Design Risc_16_bit, start of the top module:
module Risc_16_bit(
 input clk,
 input rst,
 output [15:0] imem_addr,
 input  [15:0] imem_data,
 output        dmem_we,
 output [2:0]  dmem_addr,
 output [15:0] dmem_wdata
);
For scale: ~290 flip-flops, about 54 I/O pins, about 0.019 sq mm of cells after synthesis.
clock: 2.14 ns
lec_check: 0
abc_area: 1
cap_margin: 20
core_margin: 2
core_utilization: 70
slew_margin: 20
run.sh (not shown) runs the stock make flow with config.mk's settings and CLKGATE_MAP_FILE=.
The starting point aborted during clock tree synthesis (4_1_cts), error DPL-0033.
Next try:
- ABC_AREA: 1 -> default
- CORE_UTILIZATION: 70 -> 46
- clock period: 2.14 -> 6.33 ns (I/O delays scaled with it)
With this change the flow completed with no timing, DRC or antenna violations.
Synthesized area is higher by 3.2%.
Die size grows by 56%.
Synthesized cell count falls by 23%.

* * *

== JK ==
Risc_16_bit again, from the RTL that the note above started with.
==> flow/design.v (excerpt) <==
module Risc_16_bit(
 input clk,
 input rst,
 output [15:0] imem_addr,
 input  [15:0] imem_data,
 output        dmem_we,
 output [2:0]  dmem_addr,
 output [15:0] dmem_wdata
);
 wire jump,bne,beq,mem_read,mem_write,alu_src,reg_dst,mem_to_reg,reg_write;
 wire[1:0] alu_op;
 wire [3:0] opcode;
 Datapath_Unit DU
 (
  .clk(clk),
  .rst(rst),
  .imem_addr(imem_addr),
  .imem_data(imem_data),
  .trace_we(dmem_we),
  .trace_addr(dmem_addr),
  .trace_wdata(dmem_wdata),
  .jump(jump),
  .beq(beq),
  .mem_read(mem_read),
  .mem_write(mem_write),
  .alu_src(alu_src),
  .reg_dst(reg_dst),
  .mem_to_reg(mem_to_reg),
  .reg_write(reg_write),
  .bne(bne),
  .alu_op(alu_op),
  .opcode(opcode)
 );
 Control_Unit control
 (
  .opcode(opcode),
  .reg_dst(reg_dst),
  .mem_to_reg(mem_to_reg),
  .alu_op(alu_op),
  .jump(jump),
  .bne(bne),
  .beq(beq),
  .mem_read(mem_read),
  .mem_write(mem_write),
  .alu_src(alu_src),
  .reg_write(reg_write)
 );
endmodule
clock: 4.97 ns
lec_check: 0
cap_margin: 20
core_margin: 2
core_utilization: 58
slew_margin: 20
JK had finished all stages when the layout checks came back failing, citing negative setup slack.
Modified inputs, MS compared to JK
Settings: changing CORE_UTILIZATION from 58 to 40; changing the clock period (ns, I/O delays scaled along) from 4.97 to 6.33.
Notes after the runs:
MS ended with every stage complete and zero timing, DRC or antenna violations. Delta (MS minus JK): combinational-cell power consumption decreased about 43%; global-route usage decreased 16 points; count of multi-input combinational gates essentially unchanged; count of clock-net buffers in the final layout increased 3. Max-slew headroom at the worst pin: higher on JK. Comparing the two runs side by side, MS comes out ahead of JK on total power. Compared with JK, in MS non-clock buffer count saw a decrease; total count of hold-check failures in the final report saw little to no change. Delta(worst endpoint required time, MS - JK) > 0. Diff JK -> MS | ratio of final minimum period to clock period | decrease of 7.1 points. Launch point of the worst path: imem_data[6] -> JK, imem_data[7] -> MS. MS: area growth from synthesis to layout 16 points below JK.
Setup changes, MS to AL
Settings: an added SETUP_SLACK_MARGIN of 1.18; a change of CORE_UTILIZATION from 40 to 64; a change of the clock period (ns, I/O delays scaled along) from 6.33 to 4.3.
--- outcome ---
- Min core area across AL and MS: AL
- Higher floorplan die width goes to MS over AL.
- The final layout from MS, which completed every stage, passed the timing, DRC and antenna checks at the end of the flow.
- AL did not run to completion, as it errored out during 5_1_grt.
- Diff MS -> AL | count of cells resized by post-cts repair | increase of 196
- Of AL and MS, MS shows the higher worst setup timing slack at the placement stage, with AL below it.
- Diff MS..AL | post-synth area from yosys stat | unchanged
- Count of H-tree levels built during CTS delta for AL relative to MS: 1 lower
What TR does differently from AL at the input level:
Settings: swapping 64 for 52 in CORE_UTILIZATION; putting GPL_ROUTABILITY_DRIVEN at 0 where nothing was set; clearing SETUP_SLACK_MARGIN, which used to be 1.18; swapping 4.3 for 6.4 in the clock period (ns, I/O delays scaled along).
==> comparison <==
TR and AL ended up with roughly the same hold buffer count at CTS.
Looking at the reports, TR completed the entire flow and the layout it produced met the timing, DRC and antenna checks.
TR -> AL: number of clock sinks delta 0, exact match
[compare] base=AL new=TR: mux cell area share after synthesis flat; fraction of the core area occupied by cells at floorplan down 12 points.

* * *

Starting RTL as in the previous note.
==> flow/config.mk <==
export PLATFORM = sky130hd
export DESIGN_NAME = Risc_16_bit
export DESIGN_NICKNAME = Risc_16_bit
export VERILOG_FILES = /design/flow/design.v
export SDC_FILE = /design/flow/constraint.sdc
export NUM_CORES = 4
export LEC_CHECK = 0
export CAP_MARGIN = 40
export CELL_PAD_IN_SITES_GLOBAL_PLACEMENT = 0
export CORE_MARGIN = 2
export CORE_UTILIZATION = 29
export CTS_CLUSTER_DIAMETER = 198
export CTS_CLUSTER_SIZE = 15
export GPL_ROUTABILITY_DRIVEN = 0
export GPL_TIMING_DRIVEN = 1
export MAX_ROUTING_LAYER = met4
export SETUP_SLACK_MARGIN = 0.12
export SLEW_MARGIN = 20
==> flow/constraint.sdc <==
create_clock -name core_clock -period 2.88 [get_ports {clk}]
set_input_delay 0.5760 -clock core_clock [delete_from_list [all_inputs] [get_ports {clk}]]
set_output_delay 0.5760 -clock core_clock [all_outputs]
set_load 0.01 [all_outputs]
The baseline completed and failed the layout checks on negative setup slack.
Then changed:
Settings changed: CAP_MARGIN 40 to 0, CORE_UTILIZATION 29 to 68, CTS_CLUSTER_DIAMETER 198 to 227, CTS_CLUSTER_SIZE 15 to unset, SETUP_SLACK_MARGIN 0.12 to 0.16, TNS_END_PERCENT set to 70.
Clock period 2.88 ns to 5.23 ns, I/O delays scaled along.
After rerunning: This time the run did not get past 5_1_grt. Area after synthesis does not change. Die area goes down by 57%. Synthesized cell count does not change.
Then changed:
Settings changed: CAP_MARGIN 0 to 40, CORE_UTILIZATION 68 to 29, CTS_CLUSTER_DIAMETER 227 to 198, SETUP_SLACK_MARGIN 0.16 to 0.12, TNS_END_PERCENT 70 to 5.
Clock period 5.23 ns to 2.88 ns, I/O delays scaled along.
=> Now the flow completed, yet does not pass: negative setup slack. Die area is higher by 130%. Synthesized cell count does not change. Synthesized area is unchanged.
Then changed:
Settings changed: CORE_MARGIN 2 to 9, CTS_CLUSTER_DIAMETER 198 to unset, GPL_TIMING_DRIVEN 1 to 0, MAX_ROUTING_LAYER met4 to unset, SETUP_SLACK_MARGIN 0.12 to -0.18, SLEW_MARGIN 20 to 30, TNS_END_PERCENT 5 to unset.
Clock period 2.88 ns to 4.79 ns, I/O delays scaled along.
What happened: The changed run finished but failed the layout checks on negative setup slack; synthesized cell count stays the same; final area is lower by roughly a tenth; sequential power is lower by well over a third; utilization is lower by 3.9 points; area after synthesis stays the same.
Then changed:
Settings changed: CORE_MARGIN 9 to 2, CORE_UTILIZATION 29 to 65, GPL_ROUTABILITY_DRIVEN 0 to 1, GPL_TIMING_DRIVEN 0 to 1, SLEW_MARGIN 30 to 20, TNS_END_PERCENT set to 70.
Clock period 4.79 ns to 3.56 ns, I/O delays scaled along.
The changed run died in 5_1_grt.
Synthesized area stays the same.
Synthesized cell count does not change.
Die size falls by 59%.

* * *

run 1:
Risc_16_bit again, from the RTL that the note above started with.
Settings: LEC_CHECK=0, CAP_MARGIN=20, CORE_MARGIN=2, CORE_UTILIZATION=68, CTS_CLUSTER_DIAMETER=206, CTS_CLUSTER_SIZE=24, SLEW_MARGIN=20; clock period 5.56 ns.
Completing all stages was not enough for run 1: its layout failed the final checks because of setup timing.
For run 2, these inputs were changed with respect to run 1:
# run 1
export LEC_CHECK = 0
export CAP_MARGIN = 20
export CORE_MARGIN = 2
export CORE_UTILIZATION = 68
export CTS_CLUSTER_DIAMETER = 206
export CTS_CLUSTER_SIZE = 24
export SLEW_MARGIN = 20
create_clock -name core_clock -period 5.56 [get_ports {clk}]
# run 2
export LEC_CHECK = 0
export CAP_MARGIN = 20
export CORE_MARGIN = 2
export CORE_UTILIZATION = 65
export SLEW_MARGIN = 20
create_clock -name core_clock -period 5.5 [get_ports {clk}]
--- outcome ---
Going from run 1 to run 2, the layout overhead on the synthesized area was found to have gone up by 4.5 points. Run 2 vs run 1, launch point of the worst path: imem_data[9] vs imem_data[6]. Summary of run 2 over run 1: combinational-cell power consumption picked up an extra about 4%; number of gates on the worst path with buffers counted lost 1. Run 1 reports its timing endpoint of the critical path as DU.reg_file.reg_array[0][8]$_SDFFCE_PN0P_ while run 2 reports DU.dm.memory[2][4]$_SDFFCE_PN0P_. Run 2 finished all stages; however, its layout fails the closing checks, the failures being setup timing. Comparing part of the total power dissipated in the clock network for run 1 and run 2, the smaller number came from run 1. As far as sequential power is concerned, run 2 and run 1 perform about the same.
For run 3, these inputs were changed with respect to run 2:
# run 2
export LEC_CHECK = 0
export CAP_MARGIN = 20
export CORE_MARGIN = 2
export CORE_UTILIZATION = 65
export SLEW_MARGIN = 20
create_clock -name core_clock -period 5.5 [get_ports {clk}]
# run 3
export LEC_CHECK = 0
export CAP_MARGIN = 20
export CORE_MARGIN = 2
export CORE_UTILIZATION = 72
export SLEW_MARGIN = 20
create_clock -name core_clock -period 2.25 [get_ports {clk}]
--- outcome ---
- The remaining runs in run 2 and run 3 completed every stage, whereas run 3 halted early.
- To summarise run 2: no stage aborted, but the layout did not pass its checks, failing on setup timing.
- Between run 3 and run 2, the width of the chip is higher for run 2.
- Status: area of the mapped netlist parity (run 3, run 2)
- The higher die area of run 3 and run 2 is in run 2.
- Run 3 gives less total core area than run 2 did.
- Summary of run 3 over run 2: initial core utilization +7.0 points; number of standard-cell rows in the floorplan fell by 4.8%; placed wire-length estimate increased by about 4.4% relative to the old numbers; chip height lost 4.9%.
Inputs modified between run 3 and run 4:
# run 3
export LEC_CHECK = 0
export CAP_MARGIN = 20
export CORE_MARGIN = 2
export CORE_UTILIZATION = 72
export SLEW_MARGIN = 20
create_clock -name core_clock -period 2.25 [get_ports {clk}]
# run 4
export LEC_CHECK = 0
export CAP_MARGIN = 20
export CORE_MARGIN = 2
export CORE_UTILIZATION = 72
export PLACE_DENSITY = 0.4
export SLEW_MARGIN = 20
create_clock -name core_clock -period 6.7 [get_ports {clk}]
[summary]
In summary, run 4 completed successfully, with a layout that passed the timing, DRC and antenna checks.
Number of core rows came out exactly the same in run 3 and run 4.
Reported for run 3 and run 4, horizontal die size turned out identical to the last digit.
Total cell area reported by yosys after synthesis came out exactly the same in run 3 and run 4.
I/O pin total: run 4 vs run 3 — no meaningful difference
Per the comparison of run 4 with run 3, cell total after placement dropped 14%; final weighted congestion in routability-driven placement dropped 0.088; die area barely changed; post-placement cell area dropped about 13%; post-synthesis sequential area ratio barely changed.
Run 3 has lower post-place setup slack than run 4.
| HPWL reported at the end of detailed placement | run 4 vs run 3 | better |

* * *

== red ==
Risc_16_bit again, from the RTL that the note above started with.
Settings: LEC_CHECK=0, ABC_AREA=1, CAP_MARGIN=40, CORE_ASPECT_RATIO=0.5, CORE_MARGIN=2, CORE_UTILIZATION=72, CTS_CLUSTER_DIAMETER=397, CTS_CLUSTER_SIZE=97, PLACE_DENSITY_LB_ADDON=0.3, SETUP_SLACK_MARGIN=0.08, SLEW_MARGIN=0; clock period 1.3 ns.
Status: red FAILED at detailed placement (tool error)
> inputs changed (red -> blue)
Settings: PLACE_DENSITY_LB_ADDON: 0.3 -> unset; ABC_AREA: 1 -> unset; CTS_CLUSTER_DIAMETER: 397 -> unset; CORE_UTILIZATION: 72 -> 71; CORE_ASPECT_RATIO: 0.5 -> unset; SLEW_MARGIN: 0 -> 20; SETUP_SLACK_MARGIN: 0.08 -> unset; CAP_MARGIN: 40 -> 20; the clock period (ns, I/O delays scaled along): 1.3 -> 6.7.
==> results <==
- blue closes out successfully: all stages finished, all timing, DRC and antenna checks passed.
- Compared with red, area reported by Yosys stat in blue increased by a few percent.
- Taking red as the reference point, the mux cell area share after synthesis of blue rises by 17 points.
- blue reports a lower share of the yosys chip area belonging to registers than red does.
- Diff red -> blue: complex-gate fraction of the synthesized area dropped 0.97 points; cell area after synthesis climbed about 3.2%; adder-cell share of the synthesized area barely changed; area fraction in and, or, nand and nor cells after synthesis dropped 11 points.
- blue vs. red: yosys cell count went down by 548.
Input-level comparison between green and blue:
Settings: CTS_CLUSTER_SIZE no longer set, was 97; CORE_UTILIZATION now 63, was 71; ABC_AREA now 1, previously not set; the clock period (ns, I/O delays scaled along) now 2.63, was 6.7.
Notes after the runs:
Among blue and green, a clean, completed layout was produced by blue alone. Stage in which a tool error killed green: global routing. Taking blue as the reference, in green die width rose by about 4.4%; core region area rose by about 10%; worst setup slack before clock tree synthesis fell by 2.53 ns; die footprint rose by 9.0%. Compared with blue, green shows last weighted congestion value of the routability-driven placer lower by about 7.5%. Number of buffers added by the clock tree synthesis step in green is 6.5% below blue. Taking blue as the reference, in green number of distinct library cell variants in the gate-level netlist after synthesis has decreased; chip area in the Yosys report fell by 610 um2.

* * *

Risc_16_bit again, from the RTL that the note above started with.
==> flow/design.v (excerpt) <==
module Risc_16_bit(
 input clk,
 input rst,
 output [15:0] imem_addr,
 input  [15:0] imem_data,
 output        dmem_we,
 output [2:0]  dmem_addr,
 output [15:0] dmem_wdata
);
Settings: LEC_CHECK=0, CAP_MARGIN=40, CELL_PAD_IN_SITES_GLOBAL_PLACEMENT=0, CORE_MARGIN=2, CORE_UTILIZATION=65, GPL_ROUTABILITY_DRIVEN=0, GPL_TIMING_DRIVEN=1, SETUP_SLACK_MARGIN=-0.18, SLEW_MARGIN=20, TNS_END_PERCENT=70; clock period 5.23 ns.
The starting point finished but fails on negative setup slack.
Then changed:
CAP_MARGIN = 20   (was 40)
CELL_PAD_IN_SITES_GLOBAL_PLACEMENT = default   (was 0)
GPL_ROUTABILITY_DRIVEN = default   (was 0)
GPL_TIMING_DRIVEN = default   (was 1)
SETUP_SLACK_MARGIN = 0.72   (was -0.18)
TNS_END_PERCENT = default   (was 70)
clock period = 5.64 ns   (was 5.23 ns; I/O delays follow)
=>
- This time the run failed in global routing
- synthesized cell count stays the same
- die area does not change
- synthesized area stays the same
Then changed:
HOLD_SLACK_MARGIN = -0.09   (was default)
SETUP_SLACK_MARGIN = default   (was 0.72)
clock period = 5.0 ns   (was 5.64 ns; I/O delays follow)
Result: The new run finished with negative setup slack left. Die area is unchanged. Area after synthesis is unchanged. Synthesized cell count is unchanged.
Then changed:
CORE_UTILIZATION = 54   (was 65)
HOLD_SLACK_MARGIN = default   (was -0.09)
SETUP_SLACK_MARGIN = 1.18   (was default)
clock period = 4.3 ns   (was 5.0 ns; I/O delays follow)
Effect:
- The new run finished with negative setup slack left
- flip-flop count is unchanged
- final cell count goes up by 7.1%
- clock-buffer cell count goes down by 5

* * *

wip/pepper:
Risc_16_bit again, from the RTL that the note above started with.
==> flow/design.v (excerpt) <==
module Risc_16_bit(
 input clk,
 input rst,
 output [15:0] imem_addr,
 input  [15:0] imem_data,
 output        dmem_we,
 output [2:0]  dmem_addr,
 output [15:0] dmem_wdata
);
==> flow/config.mk <==
export PLATFORM = sky130hd
export DESIGN_NAME = Risc_16_bit
export DESIGN_NICKNAME = Risc_16_bit
export VERILOG_FILES = /design/flow/design.v
export SDC_FILE = /design/flow/constraint.sdc
export NUM_CORES = 4
export LEC_CHECK = 0
export ABC_AREA = 1
export CAP_MARGIN = 20
export CORE_ASPECT_RATIO = 1.28
export CORE_MARGIN = 2
export CORE_UTILIZATION = 72
export CTS_CLUSTER_DIAMETER = 397
export CTS_CLUSTER_SIZE = 97
export SLEW_MARGIN = 20
==> flow/constraint.sdc <==
create_clock -name core_clock -period 1.3 [get_ports {clk}]
set_input_delay 0.2600 -clock core_clock [delete_from_list [all_inputs] [get_ports {clk}]]
set_output_delay 0.2600 -clock core_clock [all_outputs]
set_load 0.01 [all_outputs]
wip/pepper did not finish; a tool error ended it in clock tree synthesis (4_1_cts).
Setup changes, wip/pepper to wip/zinc
Settings: putting PLACE_DENSITY_LB_ADDON at 0.15 where nothing was set; clearing CTS_CLUSTER_DIAMETER, which used to be 397; putting SETUP_SLACK_MARGIN at 0.69 where nothing was set; swapping 97 for 22 in CTS_CLUSTER_SIZE; clearing CORE_ASPECT_RATIO, which used to be 1.28; swapping 1.3 for 2.37 in the clock period (ns, I/O delays scaled along).
## What came out
wip/zinc: it failed with a tool error in clock tree synthesis (4_1_cts), so there are no final results. Diff wip/pepper -> wip/zinc: total instance count after detailed placement ~0 delta, count of boundary I/O pins saw little to no change, final weighted congestion in routability-driven placement shows no meaningful change. Diff wip/pepper -> wip/zinc: die area has remained practically unchanged, floorplan row count has decreased.
Input-level comparison between wip/ember and wip/zinc:
Settings: a deleted SETUP_SLACK_MARGIN that had been 0.69; a deleted PLACE_DENSITY_LB_ADDON that had been 0.15; an added PLACE_DENSITY of 0.79.
==> comparison <==
wip/ember did not run to completion, as it errored out during clock tree synthesis (4_1_cts). Going from wip/zinc to wip/ember, placement-stage cell area saw a decrease; weighted congestion at the end of routability-driven global placement saw a decrease; area of the chip saw little to no change.
Power figures rest on the tool's default switching activity, not on a simulated workload.
